Setup of quartz:
// asx_soupbintcp_itch
module asx_soupbintcp_itch (
    input  wire        clk,
    input  wire        rst,
    input  wire        ip_payload_valid,
    input  wire [7:0]  ip_payload_data,
    input  wire        ip_payload_start,
    input  wire        ip_payload_end,
    output wire [15:0] tcp_src_port,
    output wire [15:0] tcp_dst_port,
    output wire [31:0] tcp_seq_num,
    output wire [31:0] tcp_ack_num,
    output wire [3:0] tcp_data_offset,
    output wire [7:0] tcp_flags,
    output wire [15:0] tcp_window,
    output wire tcp_flag_syn,
    output wire tcp_flag_ack,
    output wire tcp_flag_fin,
    output wire tcp_flag_rst,
    output wire tcp_flag_psh,
    output wire tcp_header_valid,
    output wire tcp_parse_error,
    output wire session_active,
    output wire [63:0] session_sequence,
    output wire [7:0] pkt_type,
    output wire pkt_type_valid,
    output wire pkt_heartbeat,
    output wire pkt_login_accepted,
    output wire pkt_login_rejected,
    output wire pkt_end_session,
    output wire [31:0] seq_data_count,
    output wire [31:0] heartbeat_count,
    output wire parse_error,
    output wire msg_valid,
    output wire [7:0] msg_type,
    output wire msg_error,
    output wire [31:0] timestamp,
    output wire [63:0] order_id,
    output wire [31:0] orderbook_id,
    output wire side,
    output wire add_order_valid,
    output wire add_order_start,
    output wire [63:0] quantity,
    output wire [31:0] price,
    output wire [15:0] order_attributes,
    output wire order_executed_valid,
    output wire [63:0] exec_quantity,
    output wire order_cancel_valid,
    output wire order_delete_valid,
    output wire order_replace_valid,
    output wire directory_valid,
    output wire system_event_valid,
    output wire [7:0] event_code,
    output wire [31:0] total_messages,
    output wire [31:0] parse_errors
);
For scale: ~770 flip-flops, about 680 I/O pins, roughly 30,000 sq um of cells after synthesis.
make LEC_CHECK=0 CAP_MARGIN=20 CORE_ASPECT_RATIO=1.54 CORE_MARGIN=2 CORE_UTILIZATION=66 CTS_CLUSTER_SIZE=51 GPL_TIMING_DRIVEN=1 SLEW_MARGIN=40 finish   # period 2.77 ns
run.sh (not shown) runs the stock make flow with config.mk's settings and CLKGATE_MAP_FILE=.
quartz ran in full, but the layout does not pass; the checks complain about setup timing.
### quartz -> yarrow
diff --git a/flow/config.mk b/flow/config.mk
--- a/flow/config.mk
+++ b/flow/config.mk
@@ -8,6 +8,6 @@
 export CAP_MARGIN = 20
-export CORE_ASPECT_RATIO = 1.54
+export CORE_ASPECT_RATIO = 1.03
 export CORE_MARGIN = 2
-export CORE_UTILIZATION = 66
-export CTS_CLUSTER_SIZE = 51
+export CORE_UTILIZATION = 68
+export CTS_CLUSTER_SIZE = 36
 export GPL_TIMING_DRIVEN = 1
==> flow/constraint.sdc <==
create_clock -name core_clock -period 2.33 [get_ports {clk}]
set_input_delay 0.4660 -clock core_clock [delete_from_list [all_inputs] [get_ports {clk}]]
set_output_delay 0.4660 -clock core_clock [all_outputs]
set_load 0.01 [all_outputs]
## What came out
Summary: with quartz as the reference, overall die area in yarrow moved down by a few percent. In the summary table, yarrow is marked failed, with error DPL-0033 raised in clock tree synthesis. Taking quartz as the reference, in yarrow core utilization at floorplan now sits higher, overall die height saw a decrease, synthesized-area fraction occupied by adder cells held. [yarrow] horizontal extent of the die rose about 20% relative to quartz. Placed instance count: yarrow > quartz. In the metrics for quartz and yarrow, the one carrying the higher number of rows created at floorplan is quartz.

========
## wip/tundra
asx_soupbintcp_itch again, from the RTL that the note above started with.
// asx_soupbintcp_itch
module asx_soupbintcp_itch (
    input  wire        clk,
    input  wire        rst,
    input  wire        ip_payload_valid,
    input  wire [7:0]  ip_payload_data,
    input  wire        ip_payload_start,
    input  wire        ip_payload_end,
    output wire [15:0] tcp_src_port,
    output wire [15:0] tcp_dst_port,
    output wire [31:0] tcp_seq_num,
    output wire [31:0] tcp_ack_num,
    output wire [3:0] tcp_data_offset,
    output wire [7:0] tcp_flags,
    output wire [15:0] tcp_window,
    output wire tcp_flag_syn,
    output wire tcp_flag_ack,
    output wire tcp_flag_fin,
    output wire tcp_flag_rst,
    output wire tcp_flag_psh,
    output wire tcp_header_valid,
    output wire tcp_parse_error,
    output wire session_active,
    output wire [63:0] session_sequence,
    output wire [7:0] pkt_type,
    output wire pkt_type_valid,
    output wire pkt_heartbeat,
    output wire pkt_login_accepted,
    output wire pkt_login_rejected,
    output wire pkt_end_session,
    output wire [31:0] seq_data_count,
    output wire [31:0] heartbeat_count,
    output wire parse_error,
    output wire msg_valid,
    output wire [7:0] msg_type,
  ...
clock: 2.71 ns
lec_check: 0
abc_area: 1
cap_margin: 20
core_aspect_ratio: 1.47
core_margin: 2
core_utilization: 72
cts_cluster_diameter: 221
cts_cluster_size: 97
max_routing_layer: met4
place_density_lb_addon: 0.08
setup_slack_margin: 0.72
slew_margin: 20
Tool error DPL-0033 stopped wip/tundra during clock tree synthesis (4_1_cts); no final results.
Relative to wip/tundra, the following input files were edited for wip/umber:
- swapping 0.72 for 0.8 in SETUP_SLACK_MARGIN
- swapping 20 for 5 in SLEW_MARGIN
- swapping 221 for 315 in CTS_CLUSTER_DIAMETER
- swapping 1.47 for 0.5 in CORE_ASPECT_RATIO
## What came out
- Worst setup slack after placement in wip/umber is 0.026 ns below wip/tundra.
- Looking at width of the die, wip/umber sits 70% higher than wip/tundra does.
- Summary of wip/umber over wip/tundra: share of the core filled by cells before placement went up; total die size about even; number of placed cells counting well taps flat.
- wip/umber against wip/tundra; post-detailed-placement half-perimeter wirelength is down by a few percent.
- | final weighted congestion in routability-driven placement | wip/umber vs wip/tundra | about 2.4% lower |
- Each of wip/umber and wip/tundra falls short of a clean finish.
- wip/umber did not finish; a tool error ended it in global routing (5_1_grt).
- FAIL wip/tundra @ clock tree synthesis (4_1_cts): tool exited with error
- Re site row count: wip/umber and wip/tundra aren't equal, and the higher value belongs to wip/tundra.
## Diff of input files: wip/garnet against wip/umber
- SETUP_SLACK_MARGIN: 0.8 -> 0.72
[summary]
Delta (wip/garnet minus wip/umber): post-CTS setup-driven buffer insertion count higher, number of placed cells counting well taps roughly the same, post-cts repair resize count higher. | area after synthesis | wip/umber vs wip/garnet | ≈ equal |. wip/garnet against wip/umber: average cell area after synthesis about even, total die size about even, worst slack at placement went down. On number of instances in the synthesized netlist, wip/umber and wip/garnet are basically level. Comparing wip/garnet against wip/umber, there is no change at all in number of buffers on the longest clock path. wip/umber terminated abnormally: global routing (5_1_grt) reported GRT-0116. wip/garnet | ERROR | global routing (5_1_grt). From wip/umber to wip/garnet the numbers moved as follows: top-level I/O count essentially unchanged, estimated wirelength of the detail-placed design now sits at about the same level.
